==> lagoon <==
Design arm7_execute, start of the top module:
module arm7_execute (
	input             clk,
	input      [31:0] instr_i,   
	input      [31:0] rn_i,      
	input      [31:0] rd_i,      
	input      [31:0] rs_i,      
	input      [31:0] rm_i,      
	input      [31:0] pc_i,      
	input      [3:0]  nzcv_i,    
	output reg [31:0] result_o,
	output reg [3:0]  nzcv_o,
	output reg        wb_o,
	output reg        exec_o
);
make LEC_CHECK=0 CAP_MARGIN=20 CORE_MARGIN=2 CORE_UTILIZATION=40 SLEW_MARGIN=20 finish   # period 13.0 ns
run.sh (not shown) runs the stock make flow with config.mk's settings and CLKGATE_MAP_FILE=.
==> nickel (differences from lagoon) <==
- CORE_UTILIZATION: 40 -> 44
==> flow/constraint.sdc (replaced) <==
create_clock -name core_clock -period 7.95 [get_ports {clk}]
set_input_delay 1.5900 -clock core_clock [delete_from_list [all_inputs] [get_ports {clk}]]
set_output_delay 1.5900 -clock core_clock [all_outputs]
set_load 0.01 [all_outputs]
==> summary.txt <==
Purpose: to document the outcome of synthesis and place and route.

Power
The total power per unit cell area is 297.3 nW/um2. The net switching fraction of the power is 57.11%.

Worst setup path
Among all stages on the critical path, the maximum delay recorded is 0.60 ns.

Clock network
Clock tree synthesis inserted a total of 29 buffers. The clock slew seen by the registers of the worst setup and hold paths is 0.06 ns.

Final timing
Across all hold checks on the routed design, the worst slack comes to 0.5448 ns. The clock period minus worst slack is 12.34 ns.

Place
Logged for this run, the post-placement worst setup slack is 0.1143 ns. Detailed placement reports a standard cell area of 49200 um2. At the end of routability-driven placement, the weighted congestion stood at 1.059.

Final layout
Once layout is complete, the utilization of the core stands at 46.24%. Multi-input gates account for 71.37% of the area. With fillers left out, the area of the finished cells amounts to 50400 um2.

Floorplan
According to the tapcell log, the count of inserted taps is 1414. The horizontal die dimension is 335.7 um.

Outcome
The run finished with no timing, DRC or antenna violations.
# the run above: lagoon

==> summary.txt <==
Purpose: to document the outcome of synthesis and place and route.

Final timing
Subtracting the final worst setup slack from the clock period gives 11.47 ns. For this run, the final setup violation count is recorded as 26. Setup slack on the critical path of the routed design comes to -3.516 ns.

Clock network
The clock slew seen by the registers of the worst setup and hold paths is 0.07 ns. The clock buffer count from CTS is 28.

Place
The standard cell area after detailed placement is 60470 um2.

Final layout
Once layout is done, the placed cells without fillers occupy 64960 um2. The combinational share of cell area is 59.25%.

Outcome
The violated checks flagged are negative setup slack. The run finished, with violations left.

Floorplan
During tapcell insertion the tool placed 1298 well taps.

Power
The total power per unit cell area is 495.1 nW/um2. The net switching fraction of the power is 51.18%.

Worst setup path
The stage delay of the slowest cell on the critical path is 0.58 ns.
# the run above: nickel


========
==> inputs of v33 <==
Starting RTL as in the previous note.
Settings: LEC_CHECK=0, ABC_AREA=1, CAP_MARGIN=20, CORE_ASPECT_RATIO=1.8, CORE_MARGIN=10, CORE_UTILIZATION=47, CTS_CLUSTER_DIAMETER=297, CTS_CLUSTER_SIZE=99, GPL_ROUTABILITY_DRIVEN=0, GPL_TIMING_DRIVEN=1, HOLD_SLACK_MARGIN=0.24, PLACE_DENSITY_LB_ADDON=0.01, SETUP_SLACK_MARGIN=-0.6, SLEW_MARGIN=20, TNS_END_PERCENT=60; clock period 13.8 ns.
==> v4 (differences from v33) <==
- ABC_AREA: 1 -> default
- CORE_ASPECT_RATIO: 1.8 -> default
- CORE_MARGIN: 10 -> 2
- CORE_UTILIZATION: 47 -> 56
- CTS_CLUSTER_DIAMETER: 297 -> default
- CTS_CLUSTER_SIZE: 99 -> default
- GPL_ROUTABILITY_DRIVEN: 0 -> default
- GPL_TIMING_DRIVEN: 1 -> default
- HOLD_SLACK_MARGIN: 0.24 -> default
- PLACE_DENSITY_LB_ADDON: 0.01 -> default
- SETUP_SLACK_MARGIN: -0.6 -> -0.74
- TNS_END_PERCENT: 60 -> default
==> flow/constraint.sdc (replaced) <==
create_clock -name core_clock -period 9.59 [get_ports {clk}]
set_input_delay 1.9180 -clock core_clock [delete_from_list [all_inputs] [get_ports {clk}]]
set_output_delay 1.9180 -clock core_clock [all_outputs]
set_load 0.01 [all_outputs]
==> qor summary <==
                                                                                      v4                       v33
Count of cell types in the netlist                                                   114                        68
Synth Area in XOR/XNOR                                                             5.65%                     4.45%
Total Die Area                                                                 80900 um2                111000 um2
Portion of synthesized cell area occupied by the leading cell type                 19.0%                     18.3%
Cell area after synthesis                                                      44000 um2                 45700 um2
Average cell area after synthesis                                               7.80 um2                  6.16 um2
X dimension of the die                                                            284 um                    252 um
HPWL after DPL                                                                    173 mm                    197 mm
Cell count after placement                                                          7714                      8682
Synthesized net count                                                               6541                      8314
Area share of and-or/or-and cells after synthesis                                  22.1%                     9.30%
Result of the run                                                        failed layout checks       did not finish
Stage where the flow stopped                                                           -  global routing (5_1_grt)
Reasons for failing layout checks                                   negative setup slack                         -
Rows                                                                                 102                       153
Die Span Y                                                                        284 um                    438 um
Multiplexer share                                                                  4.53%                    0.131%
Buffers inserted during post-CTS setup optimization                                   33                         0
Post-synthesis cell count                                                           5640                      7413
Area fraction in and, or, nand and nor cells                                       21.8%                     35.9%
Core region area                                                               77600 um2                 96500 um2
Post-synthesis sequential area ratio                                               10.6%                     10.2%
Placed cell area                                                               55400 um2                 49100 um2
Number of cells in Yosys stat                                                       5640                      7413
Chip area line of the yosys report                                             44000 um2                 45700 um2
Post-CTS Resized                                                                     189                         0

========
==> inputs of pepper <==
==> flow/design.v <==
module alu(opcode, operand_1, operand_2, result, nzcv_old, nzcv, c_from_shifter, isWriteback);
parameter N = 32; 
input[3:0] opcode;	 
input wire [N-1:0] operand_1;  
input wire [N-1:0] operand_2;
input wire[3:0] nzcv_old;  
input wire c_from_shifter; 
output reg isWriteback;  
output reg[N-1:0] result;  
output reg [3:0] nzcv; 	 
reg cin;
reg cout;
reg[N-1:0] neg;
always @(*) begin
	cin = 0;
	cout = 0;
	neg = 0;
	nzcv= nzcv_old;
	case(opcode)
		4'd0: begin
			result = operand_1 & operand_2;
			nzcv[1] = c_from_shifter;
			isWriteback = 1;
		end
		4'd1: begin
			result = operand_1 ^ operand_2;
			isWriteback = 1;
			nzcv[1] = c_from_shifter;
		end
		4'd2: begin
			neg = -operand_2;
			{cin, result[N-2:0]} = operand_1[N-2:0]+neg[N-2:0]; 
			{cout, result[N-1]} = cin+ operand_1[N-1]+neg[N-1];
			nzcv[1]  = cout;	 
			nzcv[0] = cin^cout;  
			isWriteback = 1;
		end
		4'd3: begin
			neg = -operand_1;
			{cin, result[N-2:0]} = operand_2[N-2:0]+neg[N-2:0]; 
			{cout, result[N-1]} = cin+ operand_2[N-1]+neg[N-1];
			nzcv[1]  = cout;	 
			nzcv[0] = cin^cout;  
			isWriteback = 1;
		end
		4'd4: begin
			{cin, result[N-2:0]} = operand_1[N-2:0]+operand_2[N-2:0]; 
			{cout, result[N-1]} = cin+ operand_1[N-1]+operand_2[N-1];
			nzcv[1]  = cout;	 
			nzcv[0] = cin^cout;  
			isWriteback = 1;
		end
		4'd5: begin
			{cin, result[N-2:0]} = operand_1[N-2:0]+operand_2[N-2:0]+nzcv_old[1]; 
			{cout, result[N-1]} = cin+ operand_1[N-1]+operand_2[N-1];
			nzcv[1]  = cout;	 
			nzcv[0] = cin^cout;  
			isWriteback = 1;
		end
		4'd6: begin
			neg = -operand_2;
			{cin, result[N-2:0]} = operand_1[N-2:0]+neg[N-2:0]+nzcv_old[1]-1; 
			{cout, result[N-1]} = cin+ operand_1[N-1]+neg[N-1];
			nzcv[1]  = cout;	 
			nzcv[0] = cin^cout;  
			isWriteback = 1;
		end
		4'd7: begin
			neg = -operand_1;
			{cin, result[N-2:0]} = operand_2[N-2:0]+neg[N-2:0]+nzcv_old[1]-1; 
			{cout, result[N-1]} = cin+ operand_2[N-1]+neg[N-1];
			nzcv[1]  = cout;	 
			nzcv[0] = cin^cout;  
			isWriteback = 1;
		end
		4'd8: begin
			result = operand_1 & operand_2;
			isWriteback = 0;
			nzcv[1] = c_from_shifter;
		end
		4'd9: begin
			result = operand_1 ^ operand_2;
			isWriteback = 0;
			nzcv[1] = c_from_shifter;
		end
		4'd10: begin
			neg = -operand_2;
			{cin, result[N-2:0]} = operand_1[N-2:0]+neg[N-2:0]; 
			{cout, result[N-1]} = cin+ operand_1[N-1]+neg[N-1];
			nzcv[1]  = cout;	 
			nzcv[0] = cin^cout;  
			isWriteback = 0;
		end
		4'd11: begin
			{cin, result[N-2:0]} = operand_1[N-2:0]+operand_2[N-2:0]; 
			{cout, result[N-1]} = cin+ operand_1[N-1]+operand_2[N-1];
			nzcv[1]  = cout;	 
			nzcv[0] = cin^cout;  
			isWriteback = 0;
		end
		4'd12: begin
			result = operand_1 | operand_2;
			isWriteback = 1;
			nzcv[1] = c_from_shifter;
		end
		4'd13: begin
			result = operand_2;
			isWriteback = 1;
			nzcv[1] =c_from_shifter;
		end
		4'd14: begin
			result = operand_1 & (~operand_2);
			isWriteback = 1;
			nzcv[1] =c_from_shifter;
		end
		4'd15: begin
			result = ~operand_2;
			isWriteback = 1;
			nzcv[1] = c_from_shifter;
		end
	endcase
	nzcv[3] = result[N-1]; 	 
	nzcv[2] = (result == 0);  
end
endmodule
module bshift(instr_bit_25,imm_value, Rm, Rs, operand2, cin, c_to_alu, direct_data, use_shifter);
	parameter n=32;
	input [n-1:0] direct_data;
	input use_shifter;
	input instr_bit_25;  
	input [11:0] imm_value;  
	input [n-1:0] Rm;
	input [n-1:0] Rs;
	output [n-1:0] operand2;  
	input cin;
	output reg c_to_alu;
	wire instr_bit_25;
	wire [11:0] imm_value;
	reg [n-1:0] in;
	reg [n-1:0] out;
	reg [7:0] shiftby;  
	reg [n-1:0] junk;
	assign operand2 =(use_shifter==1)?out:direct_data ;
	always @* begin 
		in = 0;
		shiftby = 0;
		junk = 0;
		out = 0;
		c_to_alu = 0;
		if (instr_bit_25) begin
			in[n-1:8] = 0;
			in[7:0] = imm_value[7:0];
			shiftby[0]=0;
			shiftby[7:4]=4'd0;
			shiftby[4:1] = imm_value[11:8];
			{junk,out} = {in,in} >> shiftby[7:0];
			if(shiftby[7:0]==0) c_to_alu = cin;
			else c_to_alu = out[31];
		end
		else begin  
			if(imm_value[6:4] == 0) begin
				in = Rm;
				{c_to_alu,out} = {cin ,in} << imm_value[11:7];
			end
			if(imm_value[6:4] == 3'd1) begin
				in = Rm;
				shiftby[7:0] = Rs[7:0];
				{c_to_alu,out} = {cin,in} << shiftby[7:0];
			end
			if(imm_value[6:4] == 3'd2) begin
				in = Rm;
				{out, c_to_alu} = {in,cin} >> imm_value[11:7];
			end
			if(imm_value[6:4] == 3'd3) begin
				in = Rm;
				shiftby[7:0] = Rs[7:0];
				{out, c_to_alu} = {in,cin} >> shiftby[7:0];
			end
			if(imm_value[6:4] == 3'd4) begin
				in = Rm;
				if(in[n-1]){junk,out, c_to_alu} = {32'hFFFFFFFF,in,cin} >> imm_value[11:7];
				else {out, c_to_alu} = {in,cin} >> imm_value[11:7];
			end
			if(imm_value[6:4] == 3'd5) begin
				in = Rm;
				shiftby[7:0] = Rs[7:0];
				if(in[n-1]) {junk,out, c_to_alu} = {32'hFFFFFFFF,in,cin} >> shiftby[7:0];
				else {out,c_to_alu} = {in,cin} >> shiftby[7:0];
			end
			if((imm_value[6:4] == 3'd6)&&(imm_value[11:7]!=5'd0)) begin
				in = Rm;
				{junk,out,c_to_alu} = {in,in,cin} >> imm_value[11:7];
			end
			if(imm_value[6:4] == 3'd7) begin
				in=Rm;
				shiftby[7:0] = Rs[7:0];
				{junk,out,c_to_alu} = {in,in,cin} >> shiftby[4:0];  
			end
			if((imm_value[6:4] == 3'd6)&&(imm_value[11:7]==5'd0)) begin
				in= Rm;
				{out, c_to_alu} = {cin, in};
			end
		end
	end
endmodule 
module cond ( nzcv,  condition_code, will_this_be_executed);
input wire[3:0] nzcv;
input wire[3:0] condition_code;
output reg will_this_be_executed;
always @* begin
case(condition_code)
	0: begin	 
	if(nzcv[2] == 1)  will_this_be_executed = 1;
	else will_this_be_executed = 0;	
	end
	1: begin  
	if(nzcv[2] == 0)  will_this_be_executed = 1;
	else will_this_be_executed = 0;	
	end
	2: begin  
	if(nzcv[1] == 1)  will_this_be_executed = 1;
	else will_this_be_executed = 0;	
	end	
	3: begin  
	if(nzcv[1] == 0)  will_this_be_executed = 1;
	else will_this_be_executed = 0;	
	end	
	4: begin  
	if(nzcv[3] == 1)  will_this_be_executed = 1;
	else will_this_be_executed = 0;	
	end	
	5: begin  
	if(nzcv[3] == 0)  will_this_be_executed = 1;
	else will_this_be_executed = 0;	
	end	
	6: begin  
	if(nzcv[0] == 1)  will_this_be_executed = 1;
	else will_this_be_executed = 0;	
	end	
	7: begin  
	if(nzcv[0] == 0)  will_this_be_executed = 1;
	else will_this_be_executed = 0;	
	end	
	8: begin  
	if(nzcv[1] == 1 && nzcv[2] == 0)  will_this_be_executed = 1;
	else will_this_be_executed = 0;	
	end	
	9: begin  
	if(nzcv[1] == 0 && nzcv[2] == 1)  will_this_be_executed = 1;
	else will_this_be_executed = 0;	
	end	
	10: begin  
	if(nzcv[3] == nzcv[0])  will_this_be_executed = 1;
	else will_this_be_executed = 0;	
	end	
	11: begin  
	if(nzcv[3] != nzcv[0])  will_this_be_executed = 1;
	else will_this_be_executed = 0;	
	end	
	12: begin  
	if(nzcv[2] == 0 && nzcv[3] == nzcv[0])  will_this_be_executed = 1;
	else will_this_be_executed = 0;	
	end	
	13: begin  
	if(nzcv[2] == 0 || nzcv[3] != nzcv[0])  will_this_be_executed = 1;
	else will_this_be_executed = 0;	
	end	
	14: begin  
	will_this_be_executed = 1;	
	end	
	15: begin  
	will_this_be_executed = 1;
	end
endcase
end
endmodule
module multiplier(    Rs, Rm, result  );
parameter N = 32; 
output wire[N-1:0] result;
input wire[N-1:0] Rs;
input wire[N-1:0] Rm;
assign result = Rm*Rs;
endmodule
module inst_decode(ir, instr_type);
input wire [31:0] ir;
output reg[3:0] instr_type;
always@* begin
	instr_type = 9;
	if(ir[27] == 1 && ir[26] ==1) instr_type = 12;
	if(ir[27] == 1 && ir[26] == 0) begin
		if(ir[25] == 0) instr_type = 10;
		else if(ir[25] == 1) instr_type = 11;
	end
	if(ir[27] == 0 && ir[26] == 1) begin
		if(ir[25] == 0) instr_type = 8;
		else begin
			if(ir[4] == 1) instr_type = 9;
			if(ir[4] == 0) instr_type = 8;
		end
	end
	if(ir[27] == 0 && ir[26] == 0) begin
		if(ir[25] == 1) instr_type = 7;
		else begin
			if(ir[11:8] == 4'b1111 && ir[7:4] == 4'b0001) instr_type = 2;
			else if( (( ir[7] ==1) && (ir[4] == 1)) == 0) instr_type = 7;
			else if( ir[6] == 1) instr_type = 6;
			else if( ir[6] == 0 && ir[5] == 1 && ir[22] == 1) instr_type = 5;
			else if( ir[6] == 0 && ir[5] == 1 && ir[22] == 1) instr_type = 4;
			else if( ir[6] == 0 && ir[5] == 0 && ir[24] == 1) instr_type = 3;
			else if( ir[6] == 0 && ir[5] == 0 && ir[24] == 0 && ir[23] ==1) instr_type = 1;
			else if( ir[6] == 0 && ir[5] == 0 && ir[24] == 0 && ir[23] ==0) instr_type = 0;
		end
	end
end
endmodule
module arm7_execute (
	input             clk,
	input      [31:0] instr_i,   
	input      [31:0] rn_i,      
	input      [31:0] rd_i,      
	input      [31:0] rs_i,      
	input      [31:0] rm_i,      
	input      [31:0] pc_i,      
	input      [3:0]  nzcv_i,    
	output reg [31:0] result_o,
	output reg [3:0]  nzcv_o,
	output reg        wb_o,
	output reg        exec_o
);
localparam T_MULTIPLY          = 4'd0;
localparam T_DATA_PROCESSING   = 4'd7;
localparam T_LOAD_STORE        = 4'd8;
localparam T_BRANCH            = 4'd11;
localparam OP_SUB              = 4'd2;
localparam OP_ADD              = 4'd4;
reg [31:0] instr_q, rn_q, rd_q, rs_q, rm_q, pc_q;
reg [3:0]  nzcv_q;
always @(posedge clk) begin
	instr_q <= instr_i;
	rn_q    <= rn_i;
	rd_q    <= rd_i;
	rs_q    <= rs_i;
	rm_q    <= rm_i;
	pc_q    <= pc_i;
	nzcv_q  <= nzcv_i;
end
wire [3:0]  instr_type;
wire [31:0] mult_result;
wire [31:0] shifter_result;
wire        c_to_alu;
wire [31:0] alu_result;
wire [3:0]  alu_nzcv;
wire        alu_is_writeback;
wire        will_this_be_executed;
reg        use_shifter;
reg [31:0] alu_operand_1;
reg [31:0] alu_operand_2;
reg [3:0]  alu_opcode;
inst_decode InstructionDecoder(
	.ir(instr_q),
	.instr_type(instr_type)
);
multiplier Multiplier(
	.Rs(rs_q),
	.Rm(rm_q),
	.result(mult_result)
);
always @(*) begin
	alu_operand_2 = 0;
	case (instr_type)
		T_DATA_PROCESSING: begin
			alu_operand_1 = rn_q;
			use_shifter = 1;
			alu_opcode = instr_q[24:21];
		end
		T_MULTIPLY: begin
			alu_operand_1 = (instr_q[21] == 1) ? rd_q : 32'd0;	 
			alu_operand_2 = mult_result;
			use_shifter = 0;
			alu_opcode = OP_ADD;
		end
		T_BRANCH: begin
			alu_operand_1 = pc_q - 4;
			alu_operand_2 = (instr_q[23] == 1) ? {6'b111111, instr_q[23:0], 2'b00} : {6'b000000, instr_q[23:0], 2'b00};
			use_shifter = 0;
			alu_opcode = OP_ADD;
		end
		T_LOAD_STORE: begin
			alu_operand_1 = rn_q;
			use_shifter = 1;
			alu_opcode = (instr_q[23] == 1) ? OP_ADD : OP_SUB;
		end
		default: begin
			alu_operand_1 = rn_q;
			use_shifter = 1;
			alu_opcode = OP_ADD;
		end
	endcase
end
bshift BarrelShifter(
	.instr_bit_25(instr_q[25]),
	.imm_value(instr_q[11:0]),
	.Rs(rs_q),
	.Rm(rm_q),
	.cin(nzcv_q[1]),
	.direct_data(alu_operand_2),
	.use_shifter(use_shifter),
	.operand2(shifter_result),
	.c_to_alu(c_to_alu)
);
alu ALU(
	.opcode(alu_opcode),
	.operand_1(alu_operand_1),
	.operand_2(shifter_result),
	.nzcv_old(nzcv_q),
	.c_from_shifter(c_to_alu),
	.result(alu_result),
	.nzcv(alu_nzcv),
	.isWriteback(alu_is_writeback)
);
cond conditionFieldChecker(
	.nzcv(nzcv_q),
	.condition_code(instr_q[31:28]),
	.will_this_be_executed(will_this_be_executed)
);
always @(posedge clk) begin
	result_o <= alu_result;
	nzcv_o   <= alu_nzcv;
	wb_o     <= alu_is_writeback;
	exec_o   <= will_this_be_executed;
end
endmodule
==> flow/run.sh <==
#!/bin/bash
# the make line also repeats each setting of config.mk as NAME=value (left out here)
make -C /OpenROAD-flow-scripts/flow DESIGN_CONFIG=/design/flow/config.mk WORK_HOME=/design/flow/orfs CLKGATE_MAP_FILE= finish
==> flow/config.mk <==
export PLATFORM = sky130hd
export DESIGN_NAME = arm7_execute
export DESIGN_NICKNAME = arm7_execute
export VERILOG_FILES = /design/flow/design.v
export SDC_FILE = /design/flow/constraint.sdc
export NUM_CORES = 4
export LEC_CHECK = 0
export CAP_MARGIN = 20
export CORE_MARGIN = 2
export CORE_UTILIZATION = 59
export SLEW_MARGIN = 20
==> flow/constraint.sdc <==
create_clock -name core_clock -period 7.03 [get_ports {clk}]
set_input_delay 1.4060 -clock core_clock [delete_from_list [all_inputs] [get_ports {clk}]]
set_output_delay 1.4060 -clock core_clock [all_outputs]
set_load 0.01 [all_outputs]
==> amber: changes against pepper <==
- CORE_UTILIZATION: 59 -> 40
==> flow/constraint.sdc (replaced) <==
create_clock -name core_clock -period 12.6 [get_ports {clk}]
set_input_delay 2.5200 -clock core_clock [delete_from_list [all_inputs] [get_ports {clk}]]
set_output_delay 2.5200 -clock core_clock [all_outputs]
set_load 0.01 [all_outputs]
==> delta: changes against pepper <==
- CORE_UTILIZATION: 59 -> 44
==> flow/constraint.sdc (replaced) <==
create_clock -name core_clock -period 10.4 [get_ports {clk}]
set_input_delay 2.0800 -clock core_clock [delete_from_list [all_inputs] [get_ports {clk}]]
set_output_delay 2.0800 -clock core_clock [all_outputs]
set_load 0.01 [all_outputs]
==> results <==
item                                                                                            delta                            amber                     pepper
Status                                                                                failed layout checks     complete, no violations  aborted with a tool error
Last stage reached                                                                                  -                                -                    5_1_grt
Layout check failures                                                                    setup timing                                -                          -
Vias post-DR                                                                                    49700                            47500                          -
Area growth from synthesis to layout                                                            31.6%                            19.4%                          -
Remaining DRCs                                                                                      0                                0                          -
Pleak                                                                                         26.0 nW                          23.1 nW                          -
TNS Setup                                                                                    -3.25 ns                             0 ns                          -
Height of the die                                                                              320 µm                           336 µm                     277 µm
Top cell class by occupied area                                       multi-input combinational cells  multi-input combinational cells                          -
Critical path depth                                                                                46                               48                          -
Setup crit end kind                                                                          register                         register                          -
Final std cells w/o fill                                                                         8005                             7568                          -
Share of final layout cell area taken by clock buffers and inverters                           0.0159                           0.0188                          -
Part of the cycle the worst path needs                                                           1.10                            0.965                          -
Pwr dens                                                                                   417 mW/mm²                       304 mW/mm²                          -
Mean routed wirelength per cell                                                               28.1 µm                          29.6 µm                          -
Seq. pwr                                                                                      1.08 mW                         0.906 mW                          -
Number of endpoints with negative hold slack in the final report                                    0                                0                          -
Setup clock skew after layout                                                               0.0303 ns                        0.0249 ns                          -
Post-Place Setup Slack                                                                       -1.30 ns                         0.188 ns                   -4.72 ns
Power share of the clock group                                                                  0.043                            0.056                          -
Part of the total power dissipated in sequential elements                                       0.045                            0.057                          -
Top power group                                                                   combinational cells              combinational cells                          -
Type of the worst setup path                                                               reg -> reg                       reg -> reg                          -
Power after layout                                                                            24.2 mW                          16.0 mW                          -
Inserted tap cell count                                                                          1298                             1414                          -
Power is estimated from default activity; no workload was simulated.
